## design/flow/config.mk

```make
export PLATFORM = sky130hd
export DESIGN_NAME = ddr2_test
export DESIGN_NICKNAME = ddr2_test
export VERILOG_FILES = /design/flow/design.v
export SDC_FILE = /design/flow/constraint.sdc
export NUM_CORES = 4
export LEC_CHECK = 0
export CAP_MARGIN = 20
export CORE_ASPECT_RATIO = 1.33
export CORE_MARGIN = 2
export CORE_UTILIZATION = 42
export CTS_CLUSTER_DIAMETER = 213
export CTS_CLUSTER_SIZE = 50
export PLACE_DENSITY = 0.6
export SLEW_MARGIN = 20
export TNS_END_PERCENT = 90
```

## design/flow/constraint.sdc

```tcl
create_clock -name core_clock -period 3.0 [get_ports {clk}]
set_input_delay 0.6000 -clock core_clock [delete_from_list [all_inputs] [get_ports {clk}]]
set_output_delay 0.6000 -clock core_clock [all_outputs]
set_load 0.01 [all_outputs]
```

## design/flow/design.v

```verilog
`timescale 1ns/1ps
module ddr2_test
	(
	input  wire          clk,
	input  wire          reset,
	input  wire          writes_en,
	input  wire          reads_en,
	input  wire          calib_done, 
	output reg           ib_re,
	input  wire [31:0]   ib_data,
	input  wire [7:0]    ib_count,  
	input  wire          ib_valid,
	input  wire          ib_empty,
	output reg           ob_we,
	output reg  [31:0]   ob_data,
	input  wire [9:0]    ob_count,
	output reg           p0_rd_en_o, 
	input  wire          p0_rd_empty,
	input  wire [31:0]   p0_rd_data,
	input  wire          p0_cmd_full,
	output reg           p0_cmd_en,
	output reg  [2:0]    p0_cmd_instr,
	output reg  [29:0]   p0_cmd_byte_addr,
	output wire [5:0]    p0_cmd_bl_o, 
	input  wire          p0_wr_full,
	output reg           p0_wr_en,
	output reg  [31:0]   p0_wr_data,
	output wire [3:0]    p0_wr_mask,
	output reg [26:0]		MEMORY_COUNT  
	);
localparam FIFO_SIZE      = 1024;
localparam BURST_LEN      = 10;   
wire        rd_fifo_afull;
reg  [29:0] cmd_byte_addr_wr, cmd_byte_addr_rd;
reg  [5:0]  burst_cnt;
reg         write_mode;
reg         read_mode;
reg         reset_d;
assign p0_cmd_bl_o = BURST_LEN - 1;
assign p0_wr_mask = 4'b0000;
always @(posedge clk) write_mode <= writes_en;
always @(posedge clk) read_mode <= reads_en;
always @(posedge clk) reset_d <= reset;
integer state;
localparam s_idle  = 0,
           s_write1 = 10,
           s_write2 = 11,
           s_write3 = 12,
           s_read1 = 20,
           s_read2 = 21,
           s_read3 = 22,
           s_read4 = 23,
			  s_writecmd0 = 30,
			  s_writecmd1 = 31,
			  s_readcmd0 = 40,
			  s_readcmd1 = 41;
always @(posedge clk) begin
	if (reset_d) begin
		state           	<= s_idle;
		burst_cnt       	<= BURST_LEN;
		cmd_byte_addr_wr  <= 0;
		cmd_byte_addr_rd  <= 0;
		p0_cmd_instr 		<= 3'b0;
		p0_cmd_byte_addr 	<= 30'b0;
		MEMORY_COUNT		<= 0;
		p0_cmd_instr 	<= 3'd0;
		p0_cmd_en 		<= 1'b0;
		p0_wr_en 		<= 1'b0;
		p0_rd_en_o 		<= 1'b0;
		ib_re 			<= 1'b0;
		ob_we 			<= 1'b0;
	end else begin
		case (state)
			s_idle: begin
				p0_cmd_en 	<= 1'b0;  
				p0_wr_en 	<= 1'b0;	
				p0_rd_en_o 	<= 1'b0;
				ib_re 		<= 1'b0;
				ob_we 		<= 1'b0;
				burst_cnt <= BURST_LEN;
				if ((p0_cmd_full == 1'b0) && (p0_cmd_en == 1'b0) && calib_done==1 && write_mode==1 && (ib_count >= BURST_LEN) && (MEMORY_COUNT<(27'd0-4*BURST_LEN))) begin
					state <= s_write1;
				end else if ((p0_cmd_full == 1'b0) && (p0_cmd_en == 1'b0) && calib_done==1 && read_mode==1 && (ob_count<(FIFO_SIZE-1-4*BURST_LEN) ) && (MEMORY_COUNT>4*BURST_LEN)) begin
					state <= s_readcmd0;
				end
			end
			s_write1: begin
				p0_wr_en <= 1'b0;					  
				ib_re <= 1'b1;
				state <= s_write2;
			end
			s_write2: begin
				ib_re <= 1'b0;
				if(ib_valid==1) begin
					p0_wr_data <= ib_data;
					burst_cnt <= burst_cnt - 1;
					state <= s_write3;
				end
			end
			s_write3: begin
				if (p0_wr_full == 1'b0) begin
					p0_wr_en   <= 1'b1;
					if (burst_cnt == 6'd0) begin
						state <= s_writecmd0;
						MEMORY_COUNT	  <= MEMORY_COUNT+4*BURST_LEN;
					end else begin
						state 			  <= s_write1;
					end
				end
			end
			s_writecmd0: begin
				p0_wr_en    	  <= 1'b0;
				p0_cmd_byte_addr <= cmd_byte_addr_wr;
				cmd_byte_addr_wr <= cmd_byte_addr_wr + 4*BURST_LEN;  
				p0_cmd_instr     <= 3'b000;
				state 			  <= s_writecmd1;
			end
			s_writecmd1: begin
				p0_cmd_en <= 1'b1;				 
				state <= s_idle;					 
			end
			s_readcmd0: begin
				p0_cmd_instr <= 3'b001;						 	 
				p0_cmd_byte_addr <= cmd_byte_addr_rd; 	 
				state <= s_readcmd1;	
			end
			s_readcmd1: begin
				p0_cmd_en <= 1'b1;					 
				state <= s_read1;	
			end
			s_read1: begin
				p0_cmd_en <= 1'b0;				  
				if (p0_rd_empty==0) begin 		  
					p0_rd_en_o  <= 1'b1;			  
					state <= s_read2;
				end
			end
			s_read2: begin
				ob_data <= p0_rd_data;		 
				p0_rd_en_o  <= 1'b0;					 	 
				state <= s_read3;
			end
			s_read3: begin
				ob_we 		  <= 1'b1;		 
				burst_cnt <= burst_cnt - 1;		 
				state <= s_read4;
			end
			s_read4: begin
				ob_we <= 1'b0;								 
				if ((burst_cnt == 6'd0)) begin 	 
					MEMORY_COUNT <= MEMORY_COUNT - 4*BURST_LEN; 			 
					cmd_byte_addr_rd	<= cmd_byte_addr_rd + 4*BURST_LEN;  
					state <= s_idle;
				end else begin
					state <= s_read1;
				end
			end
		endcase
	end
end
endmodule
```

## design/flow/run.sh

```bash
#!/bin/bash
# the make line also repeats each setting of config.mk as NAME=value (left out here)
make -C /OpenROAD-flow-scripts/flow DESIGN_CONFIG=/design/flow/config.mk WORK_HOME=/design/flow/orfs CLKGATE_MAP_FILE= finish
```

==> Slide: Implementation Results, run 1 <==
Implementation Results

Outcome
  – Status: timing/DRC/antenna clean

Routing
  – Vias/cell: 5.13
  – Routed wl met3: 944 um
  – Vias: 6535
  – # diodes: 0
  – 1st-pass router iterations: 4
  – Wl on met1: 8880 um
  – Mean routed wirelength per cell: between 15 and 20 um
  – Post-DRT Antenna Nets: 0
  – Uppermost layer routed: met4
  – Initial DRC count: 331
  – Wirelength, routed: 21100 um
  – Drt drc: 0
  – Met2 routed WL: 10900 um

Power
  – Clock power frac: a little over two fifths
  – Sw Ratio: 23.5%
  – VDD IR max: 0.000329 V
  – P_sw: 1.22 mW
  – Power drawn by the combinational cells: ~180 uW
  – Internal cell power: 3.98 mW
  – Seq pwr share: about 53%
  – Leading power group: sequential cells
  – Power per cell area: 467 nW/um^2
  – Seq pwr: 2.76 mW
  – Logic pwr share: 3.4%
  – Clock Power: 2.27 mW
  – Leakage: 3.74 nW

Global routing
  – First-pass GRT wire length: approximately 33000 um
  – GRT Total Usage: 20.0%
  – Initial antenna violation count: 0
  – Largest net degree at the start of global routing: ~74
  – GRT overflow: 0
  – Via count of the first global-routing pass: around 6300

Critical path
  – CP Depth: 5
  – R2R setup slack: 0.75 ns
  – CP Capture Point: MEMORY_COUNT[26]
  – Crit-path max cell delay: about 0.57 ns
  – Crit path DAT: between 2 and 3 ns
  – Crit start category: flip-flop
  – Setup crit start: MEMORY_COUNT[6]
  – Top cell family by delay on the critical path: AND-OR/OR-AND gates
  – CP max-delay cell: nor4_2
  – Crit-path cells: nor4_2 -> a21bo_2 -> o2111ai_1 -> a211oi_1 -> mux2_2
  – CP bufs+invs: 0
  – Worst reg2reg endpoint: MEMORY_COUNT[26]
  – Setup CP Type: flip-flop to flip-flop
  – Critical Path Sink Type: flip-flop
  – Reg2reg start: MEMORY_COUNT[6]
  – CP Max Fanout: 11
  – Critical Path RT: ~3.3 ns
  – Reg2Reg Depth: 5

Logic synthesis
  – Yosys cell count: ~830
  – Synth top cells by count: nor2_1 (138), dfxtp_1 (132), edfxtp_1 (64), xnor2_1 (52), a21oi_1 (48)
  – Distinct lib cells used: 56
  – Most frequent cell after synthesis: nor2_1
  – Asr flop ratio synth: 0%
  – Post-Syn Area: approximately 8300 um^2
  – Total number of yosys warnings: 1
  – Yosys synthesis chip area: 8300 um^2
  – XOR/XNOR Area Share: 6.54%
  – Yosys aoi share: 9.17%
  – Post-synth seq share: 55.0%
  – Top area cells in the synthesized netlist: dfxtp_1 (32%), edfxtp_1 (23%), nor2_1 (6.2%)
  – Adder Area Share: 1.06%
  – Post-synth top area cell: dfxtp_1
  – MUX area fraction: 3.47%
  – EDFF count, synth: 64
  – Synthesized registers: 196
  – Post-synth top area share: between 30% and 40%
  – Syn Area/Cell: 10.0 um^2
  – Ys flop type: dfxtp_1
  – Dominant combinational family: simple AND/OR/NAND/NOR gates
  – Instance count of the mapped netlist: 827
  – And+or+nand+nor area frac: 20.1%

Min path
  – Worst Hold Launch: state[11]
  – Hold/Removal Path Class: flip-flop to flip-flop
  – WHS Endpoint: state[0]
  – Worst hold path cell count: 2

Die
  – I/O pins: 231
  – Die outline width: ~130 um
  – Height of the die: 166 um
  – Cell row count: 59
  – Core footprint: 19500 um^2
  – Die area: between 20000 and 25000 um^2
  – Initial Util: 42.6%

Timing
  – Slew Limit Fails: 0
  – Setup_tns: 0 ns
  – Worst-Margin Slew: 1.01 ns
  – Hold Slack: 0.483 ns
  – Final Setup Violations: 0
  – Final worst-path cycle share: between 70 and 80%
  – RSZ-0062 raised after global routing: no
  – Fmax: 444 MHz
  – Final hold viol count: 0
  – Post-layout minimum cycle time: 2.25 ns
  – Clk_skew: 0.0166 ns
  – Max_slew headroom: around 33%

Placement
  – Inst Count DP: roughly 1200
  – DP Area: 10500 um^2
  – Port-buffer cells: 210
  – GPL Wtd Cong: 0.793
  – DP HPWL: 15300 um

CTS
  – H-tree depth: 4
  – Clock buffer depth: 2
  – CTS Buf Count: 17
  – Setup repair bufs after CTS: 0
  – Resize count post-CTS: 0
  – Clk ins delay skew pair: 0.44 ns
  – CTS sink count: 196
  – Clk root buf: clkbuf_16
  – CTS tree: built
  – Post-CTS Hold Fix Bufs: 0
  – Clk slew on worst S/H paths: about 0.080 ns

Cells and area
  – Fin nets: 1117
  – Non-filler instance count after layout: 1275
  – Synthesis-to-layout area growth: 34.3%
  – Design area: 11100 um^2
  – Final core utilization: approximately 57%

Flow run
  – Tool warning count: 31
  – Maxcap violations: 0
per-stage QoR:
step	setup slack [ns]	total power [mW]
floorplan	0.395	2.88
global placement	0.485	2.99
detailed placement	0.454	2.99
CTS	0.715	5.27
global route	0.586	5.38
finish	0.745	5.20
metal layers:
| layer | vias up | track usage [%] |
|---|---|---|
| met5 | - | 0 |
| met4 | 0 | 6.02 |
| met3 | 29 | 3.80 |
| met2 | 147 | 35.0 |
| met1 | 3087 | 24.9 |
| li1 | 3272 | - |
area by class of cell:
| class | count | area [um^2] |
|---|---|---|
| Fill cell | 1775 | 8340 |
| Sequential cell | 196 | 4570 |
| Multi-Input combinational cell | 566 | 3430 |
| Timing Repair Buffer | 218 | 2170 |
| Clock buffer | 17 | 425 |
| Tap cell | 244 | 305 |
| Clock inverter | 15 | 173 |
| Inverter | 19 | 71.3 |
==> run 2, diff against run 1 <==
ABC_AREA = 1   (was unset)
CORE_ASPECT_RATIO = unset   (was 1.33)
CORE_UTILIZATION = 69   (was 42)
CTS_CLUSTER_DIAMETER = 325   (was 213)
CTS_CLUSTER_SIZE = 28   (was 50)
GPL_TIMING_DRIVEN = 1   (was unset)
PLACE_DENSITY = 0.55   (was 0.6)
SETUP_SLACK_MARGIN = 0.63   (was unset)
TNS_END_PERCENT = unset   (was 90)
clock period = 4.2 ns   (was 3.0 ns; I/O delays follow)
==> run 2 against run 1 <==
Against the previous run:
- final cell count is 14% higher
- utilization rose by 35 points
- non-clock buffer count decreased by 1
- still clean on timing, DRC and antenna
- worst setup slack better by 0.82 ns
- die area down 35%
- clock power is 25% lower
- global-route usage increased by 26 points
- combinational power down 12%
- power down 26%
- critical path depth grew 4
==> Slide: Implementation Results, run 2 <==
Implementation Results

Power
  – Power drawn by the combinational cells: 154 uW (-12%)
  – Logic pwr share: 4.0% (+0.6 points)
  – Sw Ratio: 21.9% (-1.5 points)
  – Tot Pwr: 3.82 mW (-26%)
  – Seq pwr share: 51.3% (-1.7 points)
  – Leading power group: sequential cells
  – VDD IR max: 0.000322 V (-2.0%)
  – Power per cell area: 333 nW/um^2 (-29%)
  – Clock power frac: 44.7% (+1.1 points)
  – Seq pwr: 1.96 mW (-29%)
  – Clock Power: 1.71 mW (-25%)
  – P_sw: 838 uW (-31%)
  – Leakage: 4.33 nW (+16%)
  – Internal cell power: 2.98 mW (-25%)

Critical path
  – Critical Path RT: 4.56 ns (+1.23 ns)
  – CP Depth: 9 (+4)
  – Setup crit start: p0_wr_full
  – Reg2reg start: state[6]
  – Crit-path cells: clkdlybuf4s50_1 -> nand2_1 -> o21ai_0 -> nor2_4 -> nand3_1 -> nor2_1 -> nand3_1 -> nand2_1 -> nor2_1
  – Crit path DAT: 2.99 ns (+0.41 ns)
  – Crit start category: input pin
  – R2R setup slack: 1.59 ns (+0.84 ns)
  – Crit-path max cell delay: 0.45 ns (-0.12 ns)
  – CP max-delay cell: nor2_1
  – Worst reg2reg endpoint: p0_cmd_byte_addr[4]
  – Setup CP Type: input pin to flip-flop
  – CP Max Fanout: 14 (+3)
  – Top cell family by delay on the critical path: simple AND/OR/NAND/NOR gates
  – CP Capture Point: MEMORY_COUNT[24]
  – Reg2Reg Depth: 4 (-1)
  – CP bufs+invs: 1 (+1)
  – Critical Path Sink Type: flip-flop

Timing
  – Worst-Margin Slew: 0.937 ns (-0.0698 ns)
  – Final worst-path cycle share: 62.8% (-12 points)
  – Final Setup Violations: 0 (unchanged)
  – Clk_skew: 0.00940 ns (-0.00718 ns)
  – Setup_tns: 0 ns (unchanged)
  – Max_slew headroom: 37.4% (+4.6 points)
  – Fmax: 379 MHz
  – Post-layout minimum cycle time: between 2 and 3 ns
  – Slew Limit Fails: 0 (unchanged)
  – Final hold viol count: 0 (unchanged)
  – RSZ-0062 raised after global routing: no

Logic synthesis
  – And+or+nand+nor area frac: 26.9% (+6.8 points)
  – Total number of yosys warnings: 1 (unchanged)
  – XOR/XNOR Area Share: 0.602% (-5.9 points)
  – Post-synth top area share: 30.3% (-1.6 points)
  – Most frequent cell after synthesis: nand2_1
  – Syn Area/Cell: 8.20 um^2 (-18%)
  – Yosys cell count: 1064 (+29%)
  – MUX area fraction: 0% (-3.5 points)
  – Post-synth seq share: 52.3% (-2.7 points)
  – EDFF count, synth: 64 (unchanged)
  – Adder Area Share: 1.00% (-0.052 points)
  – Post-Syn Area: 8730 um^2 (+5.2%)
  – Distinct lib cells used: 46 (-18%)
  – Synthesized registers: 196 (unchanged)
  – Top area cells in the synthesized netlist: dfxtp_1 (30%), edfxtp_1 (22%), nand2_1 (9.0%)
  – Ys flop type: dfxtp_1
  – Yosys aoi share: 11.0% (+1.8 points)
  – Asr flop ratio synth: 0% (unchanged)
  – Yosys synthesis chip area: 8730 um^2 (+5.2%)
  – Instance count of the mapped netlist: 1064 (+29%)
  – Post-synth top area cell: dfxtp_1
  – Synth top cells by count: nand2_1 (209), nor2_1 (174), dfxtp_1 (132), inv_1 (103), a21oi_1 (67)
  – Dominant combinational family: simple AND/OR/NAND/NOR gates

CTS
  – CTS tree: built
  – Setup repair bufs after CTS: 0 (unchanged)
  – Clk root buf: clkbuf_16
  – Clk slew on worst S/H paths: 0.07 ns (about the same)
  – CTS sink count: 196 (unchanged)
  – Resize count post-CTS: 0 (unchanged)
  – Clk ins delay skew pair: 0.46 ns (+0.02 ns)
  – H-tree depth: 4 (unchanged)
  – CTS Buf Count: 17 (unchanged)
  – Clock buffer depth: 2 (unchanged)
  – Post-CTS Hold Fix Bufs: 0 (unchanged)

Flow run
  – Tool warning count: 33 (+6.5%)
  – Maxcap violations: 0 (unchanged)

Die
  – Die area: 13600 um^2 (-35%)
  – Initial Util: 70.0% (+27 points)
  – Core footprint: 12500 um^2 (-36%)
  – Cell row count: 41 (-31%)
  – Die outline width: 116 um (-7.5%)
  – I/O pins: 231 (unchanged)
  – Height of the die: 116 um (-30%)

Min path
  – Worst hold path cell count: 2 (unchanged)
  – WHS Endpoint: p0_cmd_instr[0]
  – Worst Hold Launch: p0_cmd_instr[0]
  – Hold/Removal Path Class: flip-flop to flip-flop

Global routing
  – Initial antenna violation count: 1 (+1)
  – GRT Total Usage: 46.4% (+26 points)
  – First-pass GRT wire length: 47500 um (+42%)
  – Via count of the first global-routing pass: 8941 (+43%)
  – Largest net degree at the start of global routing: 57 (-23%)
  – GRT overflow: 0 (unchanged)

Cells and area
  – Fin nets: 1366 (+22%)
  – Filler cells: 489 (-72%)
  – Final core utilization: 92.0% (+35 points)
  – Synthesis-to-layout area growth: 31.4%
  – Design area: 11500 um^2 (+2.9%)

Routing
  – Drt drc: 0 (unchanged)
  – Post-DRT Antenna Nets: 0 (unchanged)
  – Routed wl met3: 3790 um (+300%)
  – 1st-pass router iterations: 23 (+19)
  – Mean routed wirelength per cell: 21.0 um (+27%)
  – Initial DRC count: 2163 (+550%)
  – Wl on met1: 9750 um (+9.8%)
  – Vias/cell: 6.44 (+26%)
  – Wirelength, routed: 30600 um (+45%)
  – Met2 routed WL: 14700 um (+34%)
  – Vias: 9358 (+43%)
  – Uppermost layer routed: met4

Placement
  – DP Area: 10900 um^2 (+3.0%)
  – GPL Wtd Cong: 0.923 (+16%)
  – DP HPWL: 17200 um (+12%)
  – Port-buffer cells: 210 (unchanged)

Outcome
  – Status: timing/DRC/antenna clean
-- run 2: stage by stage --
| step | setup WS (ns) | hold slack [ns] | cells |
|---|---|---|---|
| 2_1_floorplan | 1.49 | 0.421 | 1080 |
| 3_3_place_gp | 1.60 | 0.434 | 1420 |
| 3_5_place_dp | 1.49 | 0.451 | 1420 |
| 4_1_cts | 1.72 | 0.470 | 1452 |
| 5_1_grt | 1.24 | 0.500 | 1452 |
| 6_report | 1.56 | 0.465 | 1453 |
-- run 2: per-layer routing --
metal / global-route usage [%] / up-vias
met5: 1.11 / -
met4: 29.4 / 0
met3: 17.6 / 310
met2: 75.7 / 927
met1: 50.8 / 4198
li1: - / 3923
-- run 2: layout make-up --
type / count / area, um^2 / share of cell area [%]
sequential: 196 / 4560 / 39.8
multi-input combinational: 727 / 3520 / 30.7
timing repair buffer: 217 / 2150 / 18.8
clock buffer: 23 / 520 / 4.54
inverter: 108 / 410 / 3.58
tap: 172 / 215 / 1.88
clock inverter: 9 / 86.3 / 0.753
antenna: 1 / 2.50 / 0.0218
==> run 3, diff against run 2 <==
ABC_AREA = unset   (was 1)
CORE_UTILIZATION = 72   (was 69)
CTS_CLUSTER_DIAMETER = 388   (was 325)
CTS_CLUSTER_SIZE = 37   (was 28)
GPL_TIMING_DRIVEN = unset   (was 1)
PLACE_DENSITY = unset   (was 0.55)
PLACE_DENSITY_LB_ADDON = 0.01   (was unset)
SETUP_SLACK_MARGIN = unset   (was 0.63)
SLEW_MARGIN = 30   (was 20)
TNS_END_PERCENT = 5   (was unset)
clock period = 2.47 ns   (was 4.2 ns; I/O delays follow)
==> run 3 against run 2 <==
Against the previous run:
- area after synthesis is 4.9% lower
- synthesized cell count is 22% lower
- die area is 8.6% lower
- the flow now stops in clock tree synthesis
==> Slide: Implementation Results, run 3 <==
Run Summary

Outcome
  – Status: did not finish
  – Stage reached: clock tree synthesis
  – First Err: [ERROR DPL-0033] detailed placement checks failed during check placement.

Logic synthesis
  – Adder Area Share: 1.06% (+0.052 points)
  – Post-synth top area share: 31.8% (+1.6 points)
  – Yosys cell count: 827 (-22%)
  – Synthesized registers: 196 (unchanged)
  – Syn Area/Cell: 10.0 um^2 (+22%)
  – MUX area fraction: 3.47% (+3.5 points)
  – And+or+nand+nor area frac: 20.1% (-6.8 points)
  – Post-synth top area cell: dfxtp_1
  – Distinct lib cells used: 56 (+22%)
  – Total number of yosys warnings: 1 (unchanged)
  – Asr flop ratio synth: 0% (unchanged)
  – Top area cells in the synthesized netlist: dfxtp_1 (32%), edfxtp_1 (23%), nor2_1 (6.2%)
  – Instance count of the mapped netlist: 827 (-22%)
  – Most frequent cell after synthesis: nor2_1
  – Synth top cells by count: nor2_1 (138), dfxtp_1 (132), edfxtp_1 (64), xnor2_1 (52), a21oi_1 (48)
  – Yosys synthesis chip area: 8300 um^2 (-4.9%)
  – Dominant combinational family: simple AND/OR/NAND/NOR gates
  – XOR/XNOR Area Share: 6.54% (+5.9 points)
  – Post-Syn Area: 8300 um^2 (-4.9%)
  – EDFF count, synth: 64 (unchanged)
  – Ys flop type: dfxtp_1
  – Yosys aoi share: 9.17% (-1.8 points)
  – Post-synth seq share: 55.0% (+2.7 points)

Placement
  – GPL Wtd Cong: 0.867 (-6.1%)
  – Pre-CTS setup slack: 0.108 ns (-1.38 ns)
  – Inst Count DP: 1143 (-20%)
  – DP HPWL: 17800 um (+3.3%)
  – Port-buffer cells: 210 (unchanged)

Die
  – Core footprint: 11300 um^2 (-9.2%)
  – Cell row count: 39 (-4.9%)
  – I/O pins: 231 (unchanged)
  – Die outline width: 111 um (-4.4%)
  – Initial Util: 73.3% (+3.3 points)
  – Height of the die: 111 um (-4.4%)
  – Die area: 12400 um^2 (-8.6%)
-- run 3: per-stage QoR --
stage	total power, mW	instance area [um^2]
after floorplan	3.49	8360
after detailed placement	3.64	10400
after global placement	3.62	10400
==> run 4, diff against run 3 <==
CAP_MARGIN = 35   (was 20)
CORE_UTILIZATION = 56   (was 72)
CTS_CLUSTER_DIAMETER = unset   (was 388)
CTS_CLUSTER_SIZE = unset   (was 37)
GPL_TIMING_DRIVEN = 0   (was unset)
MAX_ROUTING_LAYER = met5   (was unset)
MIN_ROUTING_LAYER = met2   (was unset)
PLACE_DENSITY_LB_ADDON = 0.22   (was 0.01)
SETUP_SLACK_MARGIN = 0.24   (was unset)
SLEW_MARGIN = 20   (was 30)
TNS_END_PERCENT = 25   (was 5)
clock period = 1.46 ns   (was 2.47 ns; I/O delays follow)
==> run 4 against run 3 <==
Against the previous run:
- the run fails in global routing
- synthesized cell count unchanged
- area after synthesis unchanged
- die area increased by 27%
==> Slide: Implementation Results, run 4 <==
Run Summary

Outcome
  – Status: did not finish
  – Stage reached: global routing
  – First Err: [ERROR GRT-0232] Routing congestion too high. Check the congestion heatmap in the GUI.

Placement
  – Inst Count DP: 1237 (+8.2%)
  – GPL Wtd Cong: 0.879 (+1.5%)
  – Port-buffer cells: 210 (unchanged)
  – Pre-CTS setup slack: -0.823 ns (-0.931 ns)
  – DP Area: 10900 um^2 (+4.9%)
  – DP HPWL: 16300 um (-8.2%)

Die
  – I/O pins: 231 (unchanged)
  – Cell row count: 44 (+13%)
  – Die outline width: 126 um (+13%)
  – Die area: 15800 um^2 (+27%)
  – Core footprint: 14500 um^2 (+28%)
  – Height of the die: 126 um (+13%)
  – Initial Util: 57.3% (-16 points)

Logic synthesis
  – EDFF count, synth: 64 (unchanged)
  – Synth top cells by count: nor2_1 (138), dfxtp_1 (132), edfxtp_1 (64), xnor2_1 (52), a21oi_1 (48)
  – Post-synth top area share: 31.8% (unchanged)
  – And+or+nand+nor area frac: 20.1% (unchanged)
  – Post-synth top area cell: dfxtp_1
  – XOR/XNOR Area Share: 6.54% (unchanged)
  – Post-Syn Area: 8300 um^2 (unchanged)
  – Synthesized registers: 196 (unchanged)
  – Instance count of the mapped netlist: 827 (unchanged)
  – Dominant combinational family: simple AND/OR/NAND/NOR gates
  – Yosys cell count: 827 (unchanged)
  – Asr flop ratio synth: 0% (unchanged)
  – Distinct lib cells used: 56 (unchanged)
  – Yosys aoi share: 9.17% (unchanged)
  – Post-synth seq share: 55.0% (unchanged)
  – Yosys synthesis chip area: 8300 um^2 (unchanged)
  – Top area cells in the synthesized netlist: dfxtp_1 (32%), edfxtp_1 (23%), nor2_1 (6.2%)
  – Total number of yosys warnings: 1 (unchanged)
  – Ys flop type: dfxtp_1
  – Adder Area Share: 1.06% (unchanged)
  – Syn Area/Cell: 10.0 um^2 (unchanged)
  – MUX area fraction: 3.47% (unchanged)
  – Most frequent cell after synthesis: nor2_1

CTS
  – CTS sink count: 196
  – H-tree depth: 4
  – CTS Buf Count: 17
  – Clock buffer depth: 2
  – Clk root buf: clkbuf_16

Global routing
  – GRT Total Usage: 81.0%
  – GRT overflow: 6
==> run 4: timing repair <==
action,4_1_cts
cloned,5
pin swaps,67
buffers inserted,56
endpoints found under the setup margin,311
hold buffers,0
resized,550
==> run 4: per-stage QoR <==
step | setup TNS, ns | hold WS, ns
after floorplan | -14.01 | 0.320
after global placement | -60.83 | 0.465
after detailed placement | -64.03 | 0.469
after CTS | -33.47 | 0.289
==> run 4: metal layers <==
layer  overflow  track usage (%)
met1          -                -
met2          0             87.3
met3          6             89.0
met4          0             60.2
met5          0             59.8
==> run 5, diff against run 4 <==
ABC_AREA = 1   (was unset)
CAP_MARGIN = 15   (was 35)
CORE_UTILIZATION = 57   (was 56)
CTS_CLUSTER_SIZE = 35   (was unset)
GPL_TIMING_DRIVEN = 1   (was 0)
MAX_ROUTING_LAYER = unset   (was met5)
MIN_ROUTING_LAYER = unset   (was met2)
PLACE_DENSITY_LB_ADDON = unset   (was 0.22)
SETUP_SLACK_MARGIN = 0.05   (was 0.24)
TNS_END_PERCENT = unset   (was 25)
clock period = 1.35 ns   (was 1.46 ns; I/O delays follow)
==> run 5 against run 4 <==
Against the previous run:
- the layout now fails its checks (negative setup slack)
- die area rose by 3.2%
- synthesized cell count rose by 29%
- area after synthesis rose by 5.2%
==> Slide: Implementation Results, run 5 <==
Implementation Results

Routing
  – Vias/cell: 6.62
  – Wirelength, routed: 40700 um
  – 1st-pass router iterations: 10
  – Post-DRT Antenna Nets: 0
  – Initial DRC count: slightly below 2000
  – Vias: ~11000
  – Drt drc: 0
  – Mean routed wirelength per cell: 24.5 um

Critical path
  – Worst reg2reg endpoint: MEMORY_COUNT[6]
  – Reg2reg start: burst_cnt[0]
  – CP Capture Point: MEMORY_COUNT[6]
  – Setup CP Type: flip-flop to flip-flop
  – Crit path DAT: 2.26 ns
  – Critical Path RT: 1.71 ns
  – CP Max Fanout: 5
  – Most frequent CP cell: buf_12
  – CP max-delay cell: dfxtp_2
  – Crit-path cells: inv_2 -> ha_4 -> nand3_4 -> nor2_4 -> buf_12 -> buf_12 -> buf_8 -> o21ai_4 -> nor2_2 -> o21ai_1 -> a21oi_1
  – CP Depth: 11
  – Setup crit start: burst_cnt[0]
  – Reg2Reg Depth: 11
  – Crit-path max cell delay: 0.33 ns
  – Crit start category: flip-flop
  – CP bufs+invs: 4
  – Top cell family by delay on the critical path: simple AND/OR/NAND/NOR gates
  – R2R setup slack: -0.55 ns
  – Critical Path Sink Type: flip-flop

Timing
  – Hold Slack: between 0.2 and 0.3 ns
  – Clk_skew: 0.0119 ns
  – Worst-Margin Slew: 0.630 ns
  – Slew Limit Fails: 0
  – Fin worst setup slack: -0.547 ns
  – Final Setup Violations: approximately 80
  – RSZ-0062 raised after global routing: yes
  – Setup_tns: -19.37 ns
  – Fmax: 527 MHz
  – Final hold viol count: 0
  – Max_slew headroom: 57.6%
  – Post-layout minimum cycle time: 1.90 ns
  – Final worst-path cycle share: 141%

Min path
  – WHS Endpoint: reset_d
  – Worst hold path cell count: 1
  – Worst Hold Launch: reset
  – Hold/Removal Path Class: input pin to flip-flop

Die
  – Core footprint: 15100 um^2 (+4.2%)
  – I/O pins: 231 (unchanged)
  – Die outline width: 128 um (+1.6%)
  – Cell row count: 45 (+2.3%)
  – Height of the die: 128 um (+1.6%)
  – Die area: 16300 um^2 (+3.2%)
  – Initial Util: 57.9% (+0.53 points)

Logic synthesis
  – Post-synth seq share: 52.3% (-2.7 points)
  – Yosys synthesis chip area: 8730 um^2 (+5.2%)
  – Dominant combinational family: simple AND/OR/NAND/NOR gates
  – Total number of yosys warnings: 1 (unchanged)
  – And+or+nand+nor area frac: 26.9% (+6.8 points)
  – Syn Area/Cell: 8.20 um^2 (-18%)
  – EDFF count, synth: 64 (unchanged)
  – Adder Area Share: 1.00% (-0.052 points)
  – Asr flop ratio synth: 0% (unchanged)
  – Synthesized registers: 196 (unchanged)
  – Top area cells in the synthesized netlist: dfxtp_1 (30%), edfxtp_1 (22%), nand2_1 (9.0%)
  – Instance count of the mapped netlist: 1064 (+29%)
  – Synth top cells by count: nand2_1 (209), nor2_1 (174), dfxtp_1 (132), inv_1 (103), a21oi_1 (67)
  – Post-Syn Area: 8730 um^2 (+5.2%)
  – Post-synth top area cell: dfxtp_1
  – Post-synth top area share: 30.3% (-1.6 points)
  – Yosys cell count: 1064 (+29%)
  – Ys flop type: dfxtp_1
  – Most frequent cell after synthesis: nand2_1
  – Distinct lib cells used: 46 (-18%)
  – MUX area fraction: 0% (-3.5 points)
  – Yosys aoi share: 11.0% (+1.8 points)
  – XOR/XNOR Area Share: 0.602% (-5.9 points)

Flow run
  – Tool warning count: 36
  – Maxcap violations: 0

Power
  – Logic pwr share: 4.6%
  – Clock power frac: 47.4%
  – Seq pwr share: around 48%
  – Power per cell area: between 900 and 1000 nW/um^2
  – Leading power group: sequential cells
  – P_sw: 2.69 mW
  – Clock Power: 5.97 mW
  – Sw Ratio: 21.4%
  – Tot Pwr: 12.6 mW
  – VDD IR max: 0.000929 V
  – Leakage: 5.77 nW
  – Seq pwr: 6.05 mW
  – Power drawn by the combinational cells: 574 uW
  – Internal cell power: 9.90 mW

CTS
  – Clk ins delay skew pair: 0.45 ns
  – Clk root buf: clkbuf_16
  – CTS tree: built
  – Clock buffer depth: 2 (unchanged)
  – Clk slew on worst S/H paths: 0.08 ns
  – CTS Buf Count: 17 (unchanged)
  – CTS sink count: 196 (unchanged)
  – H-tree depth: 4 (unchanged)

Cells and area
  – Synthesis-to-layout area growth: 58.3%
  – Non-filler instance count after layout: 1663
  – Filler cells: around 570
  – Fin nets: 1560

Placement
  – DP HPWL: 18500 um (+13%)
  – GPL Wtd Cong: 0.900 (+2.3%)
  – Port-buffer cells: 210 (unchanged)
  – Inst Count DP: 1580 (+28%)
  – Pre-CTS setup slack: -0.431 ns (+0.392 ns)

Global routing
  – GRT overflow: 0
  – First-pass GRT wire length: ~46000 um
  – Via count of the first global-routing pass: 9577
  – GRT Total Usage: 36.0%
  – Largest net degree at the start of global routing: 34
  – Initial antenna violation count: 2

Outcome
  – Failed Checks: negative setup slack
  – Status: finished with violations
[run 5: final cells by class]
cell class              instances  area (um^2)  share of cell area [%]
clock buffers                  21          450                    3.26
diodes                          1         2.50                  0.0181
clock inverters                11          223                    1.61
flip-flops and latches        196         4710                    34.1
repair buffers                411         3320                    24.0
multi-input cells             727         4450                    32.2
inverters                     108          432                    3.12
well taps                     188          235                    1.70
[run 5: repair_timing]
item,CTS,global route
gates resized,615,196
setup endpoints to repair,195,181
pin swaps,67,62
hold buffers,0,0
cloned,0,1
buffers inserted,24,28
[run 5: stage by stage]
step                utilization [%]  instance area (um^2)
global route                   91.6                 13800
floorplan                         -                  8970
CTS                            87.8                 13300
finish                         91.6                 13800
global placement               80.6                 12200
detailed placement             80.6                 12200
[run 5: per-layer routing]
metal | up-vias | GRT usage (%) | share of wire (%)
met5 | - | 0 | 0
met4 | 0 | 22.0 | 11
met3 | 518 | 7.05 | 13
met2 | 1205 | 64.8 | 46
met1 | 4955 | 38.9 | 31
li1 | 4324 | - | -
==> run 6, diff against run 5 <==
ABC_AREA = unset   (was 1)
CAP_MARGIN = 0   (was 15)
CORE_UTILIZATION = 58   (was 57)
CTS_CLUSTER_SIZE = 29   (was 35)
GPL_TIMING_DRIVEN = unset   (was 1)
SETUP_SLACK_MARGIN = -0.08   (was 0.05)
clock period = 1.7 ns   (was 1.35 ns; I/O delays follow)
==> run 6 against run 5 <==
Against the previous run:
- still fails the layout checks on negative setup slack
- area after synthesis down 4.9%
- first-iteration DRC count down 53%
- critical path depth down 5
- sequential cell count unchanged
- maximum frequency down 3.5%
- cell area down 6.8%
- routed wire length down 30%
- largest power group unchanged
==> Slide: Implementation Results, run 6 <==
Implementation Results

Outcome
  – Status: finished with violations
  – Failed Checks: negative setup slack

Timing
  – RSZ-0062 raised after global routing: yes
  – Final worst-path cycle share: 116% (-25 points)
  – Post-layout minimum cycle time: 1.97 ns (+0.0683 ns)
  – Fmax: 509 MHz (-3.5%)
  – Final hold viol count: 0 (unchanged)
  – Slew Limit Fails: 0 (unchanged)
  – Clk_skew: 0.0122 ns (+0.000323 ns)
  – Fin worst setup slack: -0.265 ns (+0.282 ns)
  – Max_slew headroom: 57.0% (-0.64 points)
  – Worst-Margin Slew: 0.645 ns (+0.0154 ns)
  – Final Setup Violations: 67 (-16%)

Die
  – Height of the die: 124 um (-3.2%)
  – Die area: 15300 um^2 (-6.4%)
  – Cell row count: 43 (-4.4%)
  – Initial Util: 59.6% (+1.7 points)
  – I/O pins: 231 (unchanged)
  – Die outline width: 124 um (-3.2%)
  – Core footprint: 13900 um^2 (-7.7%)

Logic synthesis
  – Ys flop type: dfxtp_1
  – EDFF count, synth: 64 (unchanged)
  – Syn Area/Cell: 10.0 um^2 (+22%)
  – Top area cells in the synthesized netlist: dfxtp_1 (32%), edfxtp_1 (23%), nor2_1 (6.2%)
  – Dominant combinational family: simple AND/OR/NAND/NOR gates
  – Yosys aoi share: 9.17% (-1.8 points)
  – Asr flop ratio synth: 0% (unchanged)
  – Instance count of the mapped netlist: 827 (-22%)
  – Yosys synthesis chip area: 8300 um^2 (-4.9%)
  – Post-Syn Area: 8300 um^2 (-4.9%)
  – Total number of yosys warnings: 1 (unchanged)
  – Yosys cell count: 827 (-22%)
  – Adder Area Share: 1.06% (+0.052 points)
  – Synthesized registers: 196 (unchanged)
  – MUX area fraction: 3.47% (+3.5 points)
  – Synth top cells by count: nor2_1 (138), dfxtp_1 (132), edfxtp_1 (64), xnor2_1 (52), a21oi_1 (48)
  – And+or+nand+nor area frac: 20.1% (-6.8 points)
  – Post-synth seq share: 55.0% (+2.7 points)
  – Distinct lib cells used: 56 (+22%)
  – Most frequent cell after synthesis: nor2_1
  – XOR/XNOR Area Share: 6.54% (+5.9 points)
  – Post-synth top area share: 31.8% (+1.6 points)
  – Post-synth top area cell: dfxtp_1

Power
  – P_sw: 2.03 mW (-25%)
  – Clock Power: 4.06 mW (-32%)
  – VDD IR max: 0.000720 V (-23%)
  – Power drawn by the combinational cells: 359 uW (-37%)
  – Seq pwr: 4.84 mW (-20%)
  – Tot Pwr: 9.25 mW (-27%)
  – Leading power group: sequential cells
  – Power per cell area: 718 nW/um^2 (-21%)
  – Clock power frac: 43.9% (-3.5 points)
  – Internal cell power: 7.22 mW (-27%)
  – Logic pwr share: 3.9% (-0.7 points)
  – Sw Ratio: 21.9% (+0.53 points)
  – Seq pwr share: 52.3% (+4.2 points)
  – Leakage: 4.82 nW (-17%)

Critical path
  – Crit-path max cell delay: 0.42 ns (+0.09 ns)
  – CP Depth: 6 (-5)
  – Setup crit start: burst_cnt[5]
  – Reg2Reg Depth: 6 (-5)
  – Worst reg2reg endpoint: MEMORY_COUNT[25]
  – Setup CP Type: flip-flop to flip-flop
  – Crit-path cells: nor4_4 -> buf_4 -> o2111ai_4 -> a2111o_1 -> or3_4 -> a21oi_2
  – Crit start category: flip-flop
  – Top cell family by delay on the critical path: simple AND/OR/NAND/NOR gates
  – Crit path DAT: 2.34 ns (+0.08 ns)
  – CP max-delay cell: or3_4
  – CP bufs+invs: 1 (-3)
  – CP Max Fanout: 3 (-2)
  – CP Capture Point: MEMORY_COUNT[25]
  – Critical Path RT: 2.07 ns (+0.36 ns)
  – Critical Path Sink Type: flip-flop
  – Reg2reg start: burst_cnt[5]
  – R2R setup slack: -0.27 ns (+0.28 ns)

Routing
  – # diodes: 0 (-1)
  – Initial DRC count: 898 (-53%)
  – Vias: 8227 (-25%)
  – Drt drc: 0 (unchanged)
  – Post-DRT Antenna Nets: 0 (unchanged)
  – Vias/cell: 6.09 (-8.0%)
  – Mean routed wirelength per cell: 21.2 um (-13%)
  – Wirelength, routed: 28600 um (-30%)
  – 1st-pass router iterations: 6 (-4)

Min path
  – Worst Hold Launch: reset
  – Worst hold path cell count: 1 (unchanged)
  – WHS Endpoint: reset_d
  – Hold/Removal Path Class: input pin to flip-flop

Global routing
  – GRT Total Usage: 33.3% (-2.7 points)
  – First-pass GRT wire length: 39100 um (-15%)
  – Via count of the first global-routing pass: 7802 (-19%)
  – Initial antenna violation count: 0 (-2)
  – GRT overflow: 0 (unchanged)
  – Largest net degree at the start of global routing: 61 (+79%)

Placement
  – DP Area: 11500 um^2 (-5.6%)
  – GPL Wtd Cong: 0.874 (-2.8%)
  – DP HPWL: 16800 um (-9.1%)
  – Port-buffer cells: 210 (unchanged)

Cells and area
  – Reg area: 4620 um^2 (-1.8%)
  – Filler cells: 483 (-15%)
  – Comb. cell area: 4060 um^2 (-8.8%)
  – Design area: 12900 um^2 (-6.8%)
  – Fin nets: 1257 (-19%)
  – Synthesis-to-layout area growth: 55.2%

CTS
  – Clock buffer depth: 2 (unchanged)
  – Clk ins delay skew pair: 0.45 ns (about the same)
  – H-tree depth: 4 (unchanged)
  – Clk root buf: clkbuf_16
  – CTS tree: built
  – Clk slew on worst S/H paths: 0.07 ns (about the same)
  – CTS Buf Count: 17 (unchanged)
  – CTS sink count: 196 (unchanged)

Flow run
  – Maxcap violations: 0 (unchanged)
  – Tool warning count: 37 (+2.8%)
[run 6: what timing repair did]
action,in CTS,in global routing
pin swaps,22,24
hold buffers,0,0
gates resized,91,80
buffers inserted,10,13
gates cloned,0,1
endpoints found under the setup margin,58,48
[run 6: final cells by class]
class                      count  share of cell area [%]
sequential                   196                    35.9
multi-input combinational    566                    31.5
clock inverter                14                    1.19
timing repair buffer         358                    25.7
inverter                      19                   0.593
clock buffer                  18                    3.33
tap                          180                    1.75
[run 6: routing by layer]
| metal | track usage (%) | vias up | share of wire [%] |
|---|---|---|---|
| met1 | 38.1 | 3927 | 35 |
| met5 | 0 | - | 0 |
| li1 | - | 3546 | - |
| met4 | 14.8 | 0 | 5.2 |
| met2 | 59.5 | 585 | 51 |
| met3 | 7.23 | 169 | 8.8 |
[run 6: through the flow]
step	setup slack [ns]	hold WS [ns]	instances	setup TNS, ns	utilization, %
finish	-0.265	0.335	1351	-6.31	92.4
global route	-0.322	0.341	1351	-10.26	92.4
CTS	-0.143	0.334	1338	-2.24	88.7
detailed placement	-0.410	0.482	1297	-8.34	82.3
global placement	-0.345	0.460	1297	-5.14	82.3
floorplan	-0.137	0.368	843	-1.24	-
==> run 7, diff against run 6 <==
ABC_AREA = 1   (was unset)
CAP_MARGIN = 20   (was 0)
CORE_UTILIZATION = 72   (was 58)
CTS_CLUSTER_DIAMETER = 203   (was unset)
CTS_CLUSTER_SIZE = 31   (was 29)
HOLD_SLACK_MARGIN = 0.3   (was unset)
PLACE_DENSITY_LB_ADDON = 0.01   (was unset)
SETUP_SLACK_MARGIN = 0.33   (was -0.08)
clock period = 1.33 ns   (was 1.7 ns; I/O delays follow)
==> run 7 against run 6 <==
Against the previous run:
- the run now fails in global placement
- die area decreased by 15%
- synthesized cell count increased by 29%
- area after synthesis rose by 5.2%
==> Slide: Implementation Results, run 7 <==
Run Summary

Outcome
  – Status: did not finish
  – Stage reached: global placement
  – First Err: [ERROR FLW-0024] Place density exceeds 1.0 (current PLACE_DENSITY_LB_ADDON =  0.01). Please check if the value of  PLACE_DENSITY_LB_ADDON is between 0 and 0.99.

Logic synthesis
  – Yosys aoi share: 11.0% (+1.8 points)
  – MUX area fraction: 0% (-3.5 points)
  – Most frequent cell after synthesis: nand2_1
  – Dominant combinational family: simple AND/OR/NAND/NOR gates
  – Post-synth seq share: 52.3% (-2.7 points)
  – Ys flop type: dfxtp_1
  – Synth top cells by count: nand2_1 (209), nor2_1 (174), dfxtp_1 (132), inv_1 (103), a21oi_1 (67)
  – Adder Area Share: 1.00% (-0.052 points)
  – Post-synth top area share: 30.3% (-1.6 points)
  – Asr flop ratio synth: 0% (unchanged)
  – XOR/XNOR Area Share: 0.602% (-5.9 points)
  – And+or+nand+nor area frac: 26.9% (+6.8 points)
  – Post-synth top area cell: dfxtp_1
  – Distinct lib cells used: 46 (-18%)
  – Total number of yosys warnings: 1 (unchanged)
  – Yosys cell count: 1064 (+29%)
  – Top area cells in the synthesized netlist: dfxtp_1 (30%), edfxtp_1 (22%), nand2_1 (9.0%)
  – Instance count of the mapped netlist: 1064 (+29%)
  – Syn Area/Cell: 8.20 um^2 (-18%)
  – Synthesized registers: 196 (unchanged)
  – Yosys synthesis chip area: 8730 um^2 (+5.2%)
  – EDFF count, synth: 64 (unchanged)
  – Post-Syn Area: 8730 um^2 (+5.2%)

Die
  – Die area: 13000 um^2 (-15%)
  – Core footprint: 11900 um^2 (-15%)
  – Height of the die: 114 um (-7.7%)
  – Cell row count: 40 (-7.0%)
  – Die outline width: 114 um (-7.7%)
  – Initial Util: 73.3% (+14 points)
  – I/O pins: 231 (unchanged)
==> run 8, diff against run 7 <==
ABC_AREA = unset   (was 1)
CORE_UTILIZATION = 58   (was 72)
CTS_CLUSTER_DIAMETER = unset   (was 203)
CTS_CLUSTER_SIZE = 21   (was 31)
HOLD_SLACK_MARGIN = unset   (was 0.3)
PLACE_DENSITY_LB_ADDON = unset   (was 0.01)
SETUP_SLACK_MARGIN = -0.13   (was 0.33)
clock period = 1.71 ns   (was 1.33 ns; I/O delays follow)
==> run 8 against run 7 <==
Against the previous run:
- the layout now fails its checks (negative setup slack)
- area after synthesis down 4.9%
- synthesized cell count down 22%
- die area up 17%
==> Slide: Implementation Results, run 8 <==
Implementation Results

Outcome
  – Status: finished with violations
  – Failed Checks: negative setup slack

Global routing
  – GRT overflow: 0
  – Met2 GRT Util: between 50 and 60%
  – Most used routing layer: met2
  – Largest net degree at the start of global routing: roughly 60
  – Grt met1 use: 35.3%
  – First-pass GRT wire length: 36000 um
  – Via count of the first global-routing pass: between 7000 and 8000
  – Initial antenna violation count: 0
  – GRT met3 Usage: between 6 and 7%
  – GRT Total Usage: 30.2%

Logic synthesis
  – Adder Area Share: 1.06% (+0.052 points)
  – Post-synth seq share: 55.0% (+2.7 points)
  – MUX area fraction: 3.47% (+3.5 points)
  – Dominant combinational family: simple AND/OR/NAND/NOR gates
  – Asr flop ratio synth: 0% (unchanged)
  – Distinct lib cells used: 56 (+22%)
  – Synthesized registers: 196 (unchanged)
  – Top area cells in the synthesized netlist: dfxtp_1 (32%), edfxtp_1 (23%), nor2_1 (6.2%)
  – Instance count of the mapped netlist: 827 (-22%)
  – EDFF count, synth: 64 (unchanged)
  – Total number of yosys warnings: 1 (unchanged)
  – Post-synth top area share: 31.8% (+1.6 points)
  – Syn Area/Cell: 10.0 um^2 (+22%)
  – Ys flop type: dfxtp_1
  – Post-Syn Area: 8300 um^2 (-4.9%)
  – Yosys aoi share: 9.17% (-1.8 points)
  – Synth top cells by count: nor2_1 (138), dfxtp_1 (132), edfxtp_1 (64), xnor2_1 (52), a21oi_1 (48)
  – Yosys synthesis chip area: 8300 um^2 (-4.9%)
  – Post-synth top area cell: dfxtp_1
  – Yosys cell count: 827 (-22%)
  – Most frequent cell after synthesis: nor2_1
  – And+or+nand+nor area frac: 20.1% (-6.8 points)
  – XOR/XNOR Area Share: 6.54% (+5.9 points)

Critical path
  – CP max-delay cell: nor4_4
  – Setup crit start: MEMORY_COUNT[3]
  – Setup CP Type: flip-flop to flip-flop
  – Worst reg2reg endpoint: MEMORY_COUNT[24]
  – CP bufs+invs: 2
  – R2R setup slack: -0.29 ns
  – Crit-path cells: buf_6 -> buf_4 -> a21oi_1 -> nor4_4 -> a31oi_1 -> nor3_4 -> mux2_4
  – Critical Path RT: approximately 2.0 ns
  – Crit start category: flip-flop
  – Reg2reg start: MEMORY_COUNT[3]
  – CP Max Fanout: 4
  – Top cell family by delay on the critical path: simple AND/OR/NAND/NOR gates
  – Reg2Reg Depth: 7
  – Crit-path max cell delay: 0.38 ns
  – CP Depth: 7
  – CP Capture Point: MEMORY_COUNT[24]
  – Critical Path Sink Type: flip-flop
  – Crit path DAT: 2.33 ns

CTS
  – CTS sink count: 196
  – H-tree depth: 4
  – CTS Buf Count: 17
  – Clock buffer depth: 2
  – Clk slew on worst S/H paths: around 0.070 ns
  – Clk root buf: clkbuf_16
  – Clk ins delay skew pair: 0.43 ns
  – CTS tree: built

Power
  – Power per cell area: 732 nW/um^2
  – Seq pwr share: 52.3%
  – Clock power frac: 44.0%
  – Logic pwr share: 3.8%
  – VDD IR max: 0.000718 V
  – Sw Ratio: between 20% and 30%
  – Leading power group: sequential cells
  – Tot Pwr: 9.21 mW
  – Internal cell power: 7.23 mW
  – Seq pwr: around 4.8 mW
  – P_sw: 1.98 mW
  – Leakage: 4.66 nW
  – Clock Power: 4.05 mW
  – Power drawn by the combinational cells: 348 uW

Timing
  – Hold Slack: 0.346 ns
  – Max_slew headroom: 66.8%
  – Fmax: 499 MHz
  – Worst-Margin Slew: 0.496 ns
  – Final hold viol count: 0
  – Clk_skew: 0.00719 ns
  – Post-layout minimum cycle time: 2.00 ns
  – Final worst-path cycle share: 117%
  – Final Setup Violations: 62
  – Slew Limit Fails: 0
  – RSZ-0062 raised after global routing: yes
  – Fin worst setup slack: -0.295 ns

Routing
  – 1st-pass router iterations: 5
  – Post-DRT Antenna Nets: 0
  – Vias: 7676
  – Wirelength, routed: 25000 um
  – Drt drc: 0
  – # diodes: 0
  – Vias/cell: about 5.7
  – Mean routed wirelength per cell: 18.7 um
  – Initial DRC count: about 600

Min path
  – Worst hold path cell count: 1
  – Hold/Removal Path Class: input pin to flip-flop
  – Worst Hold Launch: writes_en
  – WHS Endpoint: write_mode

Placement
  – Port-buffer cells: 210
  – GPL Wtd Cong: 0.899
  – DP HPWL: roughly 16000 um

Die
  – Die outline width: 124 um (+8.3%)
  – Die area: 15300 um^2 (+17%)
  – Height of the die: 124 um (+8.3%)
  – Core footprint: 13900 um^2 (+17%)
  – Initial Util: 59.6% (-14 points)
  – Cell row count: 43 (+7.5%)
  – I/O pins: 231 (unchanged)

Cells and area
  – Comb. cell area: roughly 3900 um^2
  – Synthesis-to-layout area growth: 51.7%
  – Reg area: 4610 um^2
  – Fin nets: 1241
  – Filler cells: between 500 and 600

Flow run
  – Maxcap violations: 0
  – Tool warning count: 35
## run 8: per-stage QoR
| step | setup slack (ns) | instance area (um^2) | util, % | setup TNS (ns) | cells |
|---|---|---|---|---|---|
| after global placement | -0.366 | 11500 | 82.2 | -6.55 | 1292 |
| after floorplan | -0.127 | 8480 | - | -4.36 | 843 |
| after global routing | -0.331 | 12600 | 90.4 | -11.06 | 1335 |
| after CTS | -0.178 | 12200 | 87.6 | -4.48 | 1331 |
| final | -0.295 | 12600 | 90.4 | -4.75 | 1335 |
| after detailed placement | -0.428 | 11500 | 82.2 | -9.58 | 1292 |
## run 8: area by class of cell
type	count	share of cell area, %
Tap cell	180	1.79
Clock buffer	19	3.52
Sequential cell	196	36.6
Multi-Input combinational cell	566	30.8
Inverter	19	0.566
Timing Repair Buffer	342	25.5
Clock inverter	13	1.19
## run 8: routing by layer
layer,vias up,wire length [um]
met5,-,0
met4,0,621
met3,63,1740
met2,365,13100
met1,3727,9560
li1,3521,-
## run 8: timing repair
item	in CTS	in global routing
pin swaps	16	33
endpoints found under the setup margin	35	51
cloned	0	0
buffers inserted	8	12
gates resized	43	73
endpoints found under the hold margin	0	0
hold buffers	0	0
==> run 9, diff against run 8 <==
CORE_UTILIZATION = 45   (was 58)
CTS_CLUSTER_SIZE = unset   (was 21)
PLACE_DENSITY = 0.6   (was unset)
SETUP_SLACK_MARGIN = unset   (was -0.13)
clock period = 1.56 ns   (was 1.71 ns; I/O delays follow)
==> run 9 against run 8 <==
Against the previous run:
- still fails the layout checks on negative setup slack
- utilization is 15 points lower
- clock skew is 0.0044 ns higher
- hold slack worse by 0.025 ns
- cell area is 8.0% higher
- critical endpoint is now cmd_byte_addr_rd[29]
- largest power group unchanged
==> Slide: Implementation Results, run 9 <==
Implementation Results

Logic synthesis
  – Yosys aoi share: 9.17% (unchanged)
  – Post-synth top area share: 31.8% (unchanged)
  – Post-synth top area cell: dfxtp_1
  – Synth top cells by count: nor2_1 (138), dfxtp_1 (132), edfxtp_1 (64), xnor2_1 (52), a21oi_1 (48)
  – XOR/XNOR Area Share: 6.54% (unchanged)
  – Distinct lib cells used: 56 (unchanged)
  – Post-synth seq share: 55.0% (unchanged)
  – Synthesized registers: 196 (unchanged)
  – Total number of yosys warnings: 1 (unchanged)
  – EDFF count, synth: 64 (unchanged)
  – Top area cells in the synthesized netlist: dfxtp_1 (32%), edfxtp_1 (23%), nor2_1 (6.2%)
  – Adder Area Share: 1.06% (unchanged)
  – Post-Syn Area: 8300 um^2 (unchanged)
  – Yosys synthesis chip area: 8300 um^2 (unchanged)
  – Instance count of the mapped netlist: 827 (unchanged)
  – Yosys cell count: 827 (unchanged)
  – Most frequent cell after synthesis: nor2_1
  – MUX area fraction: 3.47% (unchanged)
  – Syn Area/Cell: 10.0 um^2 (unchanged)
  – Dominant combinational family: simple AND/OR/NAND/NOR gates
  – Ys flop type: dfxtp_1
  – And+or+nand+nor area frac: 20.1% (unchanged)
  – Asr flop ratio synth: 0% (unchanged)

Timing
  – Fmax: 538 MHz (+7.8%)
  – Post-layout minimum cycle time: 1.86 ns (-0.145 ns)
  – RSZ-0062 raised after global routing: yes
  – Final hold viol count: 0 (unchanged)
  – Clk_skew: 0.0116 ns (+0.00442 ns)
  – Slew Limit Fails: 0 (unchanged)
  – Final Setup Violations: 68 (+9.7%)
  – Final worst-path cycle share: 119% (+2.0 points)
  – Fin worst setup slack: -0.300 ns (-0.00547 ns)

Power
  – Power drawn by the combinational cells: 387 uW (+11%)
  – Leakage: 5.70 nW (+22%)
  – Seq pwr: 5.26 mW (+9.4%)
  – Sw Ratio: 22.0% (+0.52 points)
  – VDD IR max: 0.000737 V (+2.6%)
  – Leading power group: sequential cells
  – Clock power frac: 43.5% (-0.5 points)
  – Seq pwr share: 52.6% (+0.3 points)
  – Power per cell area: 735 nW/um^2 (+0.45%)
  – Logic pwr share: 3.9% (about the same)
  – P_sw: 2.20 mW (+11%)
  – Internal cell power: 7.80 mW (+7.8%)
  – Clock Power: 4.35 mW (+7.4%)
  – Tot Pwr: 10.0 mW (+8.5%)

Critical path
  – Worst reg2reg endpoint: cmd_byte_addr_rd[29]
  – Setup CP Type: flip-flop to flip-flop
  – Setup crit start: burst_cnt[4]
  – CP Max Fanout: 4 (unchanged)
  – CP bufs+invs: 1 (-1)
  – Crit-path cells: nor4_4 -> buf_4 -> o2111ai_4 -> or3_1 -> or3_1 -> a21oi_2
  – CP Capture Point: cmd_byte_addr_rd[29]
  – Reg2reg start: burst_cnt[4]
  – Crit path DAT: 2.22 ns (-0.11 ns)
  – Critical Path Sink Type: flip-flop
  – Reg2Reg Depth: 6 (-1)
  – Crit-path max cell delay: 0.36 ns (-0.02 ns)
  – Top cell family by delay on the critical path: simple AND/OR/NAND/NOR gates
  – Critical Path RT: 1.92 ns (-0.11 ns)
  – CP max-delay cell: or3_1
  – R2R setup slack: -0.30 ns (about the same)
  – CP Depth: 6 (-1)
  – Crit start category: flip-flop
  – Most frequent CP cell: or3_1

Min path
  – WHS Endpoint: reset_d
  – Hold/Removal Path Class: input pin to flip-flop
  – Worst hold path cell count: 1 (unchanged)
  – Worst Hold Launch: reset

CTS
  – Post-CTS Hold Fix Bufs: 0 (unchanged)
  – Clk root buf: clkbuf_16
  – CTS tree: built
  – Clock buffer depth: 2 (unchanged)
  – CTS Buf Count: 17 (unchanged)
  – Clk ins delay skew pair: 0.43 ns (about the same)
  – CTS sink count: 196 (unchanged)
  – H-tree depth: 4 (unchanged)
  – Clk slew on worst S/H paths: 0.07 ns (about the same)

Global routing
  – Initial antenna violation count: 0 (unchanged)
  – Via count of the first global-routing pass: 7552 (+3.2%)
  – First-pass GRT wire length: 39000 um (+8.3%)
  – GRT overflow: 0 (unchanged)
  – Largest net degree at the start of global routing: 60 (unchanged)
  – GRT Total Usage: 24.5% (-5.6 points)

Routing
  – 1st-pass router iterations: 5 (unchanged)
  – Routed wl met3: 1320 um (-24%)
  – Vias: 7490 (-2.4%)
  – Wl on met1: 10700 um (+12%)
  – Vias/cell: 5.25 (-8.7%)
  – # diodes: 0 (unchanged)
  – Uppermost layer routed: met4
  – Initial DRC count: 423 (-31%)
  – Drt drc: 0 (unchanged)
  – Wirelength, routed: 24700 um (-1.1%)
  – Mean routed wirelength per cell: 17.3 um (-7.5%)
  – Met2 routed WL: 12200 um (-6.6%)
  – Post-DRT Antenna Nets: 0 (unchanged)

Outcome
  – Failed Checks: negative setup slack
  – Status: finished with violations

Placement
  – Port-buffer cells: 210 (unchanged)
  – DP HPWL: 16800 um (+7.1%)
  – GPL Wtd Cong: 0.871 (-3.1%)
  – DP Area: 12000 um^2 (+5.0%)

Cells and area
  – Comb. cell area: 4490 um^2 (+16%)
  – Design area: 13600 um^2 (+8.0%)
  – Synthesis-to-layout area growth: 64.0%
  – Reg area: 4650 um^2 (+0.73%)
  – Fin nets: 1284 (+3.5%)
  – Filler cells: 1261 (+120%)

Flow run
  – Tool warning count: 35 (unchanged)
  – Maxcap violations: 0 (unchanged)

Die
  – Die area: 19500 um^2 (+28%)
  – Cell row count: 49 (+14%)
  – Die outline width: 140 um (+13%)
  – Height of the die: 140 um (+13%)
  – Core footprint: 18000 um^2 (+29%)
  – I/O pins: 231 (unchanged)
  – Initial Util: 46.0% (-14 points)
run 9: cell type report:
| type | count | area share, % |
|---|---|---|
| clock inverter | 13 | 1.06 |
| tap | 229 | 2.11 |
| sequential | 196 | 34.1 |
| clock buffer | 19 | 3.26 |
| inverter | 19 | 0.543 |
| multi-input combinational | 566 | 33.0 |
| timing repair buffer | 385 | 25.9 |
run 9: routing by layer:
layer | up-vias | global-route usage, %
met1 | 3603 | 31.9
met2 | 249 | 42.1
met4 | 0 | 7.21
met5 | - | 0
met3 | 39 | 4.27
li1 | 3599 | -
run 9: through the flow:
stage          setup WS [ns]  hold WS, ns  std cells  utilization, %  TNS [ns]
5_1_grt               -0.375        0.307       1427            75.5    -14.03
3_5_place_dp          -0.500        0.447       1367            66.7    -14.09
3_3_place_gp          -0.474        0.465       1367            66.7    -10.76
6_report              -0.300        0.320       1427            75.5     -8.55
2_1_floorplan         -0.229        0.340        843               -     -4.02
4_1_cts               -0.270        0.306       1416            72.7     -7.43
run 9: timing repair:
item	4_1_cts	5_1_grt
gates cloned	1	1
resized	223	91
setup endpoints to repair	186	79
buffers inserted	16	12
pin swaps	37	65
==> run 10, diff against run 9 <==
CORE_UTILIZATION = 64   (was 45)
CTS_CLUSTER_DIAMETER = 379   (was unset)
CTS_CLUSTER_SIZE = 93   (was unset)
PLACE_DENSITY = 0.45   (was 0.6)
clock period = 1.55 ns   (was 1.56 ns; I/O delays follow)
==> run 10 against run 9 <==
Against the previous run:
- the run now fails in clock tree synthesis
- die area shrank 29%
- synthesized cell count is the same
- area after synthesis is the same
==> Slide: Implementation Results, run 10 <==
Run Summary

Outcome
  – Status: did not finish
  – Stage reached: clock tree synthesis
  – First Err: [ERROR DPL-0038] Utilization greater than 100%, impossible to legalize

Die
  – Height of the die: 118 um (-16%)
  – Core footprint: 12600 um^2 (-30%)
  – Die area: 13900 um^2 (-29%)
  – Initial Util: 65.8% (+20 points)
  – Die outline width: 118 um (-16%)
  – I/O pins: 231 (unchanged)
  – Cell row count: 41 (-16%)

Logic synthesis
  – Total number of yosys warnings: 1 (unchanged)
  – Post-synth top area cell: dfxtp_1
  – Dominant combinational family: simple AND/OR/NAND/NOR gates
  – Adder Area Share: 1.06% (unchanged)
  – Yosys synthesis chip area: 8300 um^2 (unchanged)
  – Post-Syn Area: 8300 um^2 (unchanged)
  – Asr flop ratio synth: 0% (unchanged)
  – Distinct lib cells used: 56 (unchanged)
  – Instance count of the mapped netlist: 827 (unchanged)
  – Ys flop type: dfxtp_1
  – Syn Area/Cell: 10.0 um^2 (unchanged)
  – XOR/XNOR Area Share: 6.54% (unchanged)
  – EDFF count, synth: 64 (unchanged)
  – Yosys cell count: 827 (unchanged)
  – MUX area fraction: 3.47% (unchanged)
  – Most frequent cell after synthesis: nor2_1
  – And+or+nand+nor area frac: 20.1% (unchanged)
  – Post-synth top area share: 31.8% (unchanged)
  – Post-synth seq share: 55.0% (unchanged)
  – Top area cells in the synthesized netlist: dfxtp_1 (32%), edfxtp_1 (23%), nor2_1 (6.2%)
  – Synthesized registers: 196 (unchanged)
  – Synth top cells by count: nor2_1 (138), dfxtp_1 (132), edfxtp_1 (64), xnor2_1 (52), a21oi_1 (48)
  – Yosys aoi share: 9.17% (unchanged)

Placement
  – DP HPWL: 24300 um (+45%)
  – Pre-CTS setup slack: -0.684 ns (-0.184 ns)
  – GPL Wtd Cong: 0.893 (+2.5%)
  – Inst Count DP: 1312 (-4.0%)
  – Port-buffer cells: 210 (unchanged)
-- run 10: stage by stage --
stage          util, %  total power [mW]  instance area (um^2)  hold WS, ns
3_5_place_dp      95.0              5.83                 12000        0.486
3_3_place_gp      95.0              5.80                 12000        0.463
2_1_floorplan        -              5.57                  8920        0.338
No activity file was given, so power comes from the tool's default toggle rates.
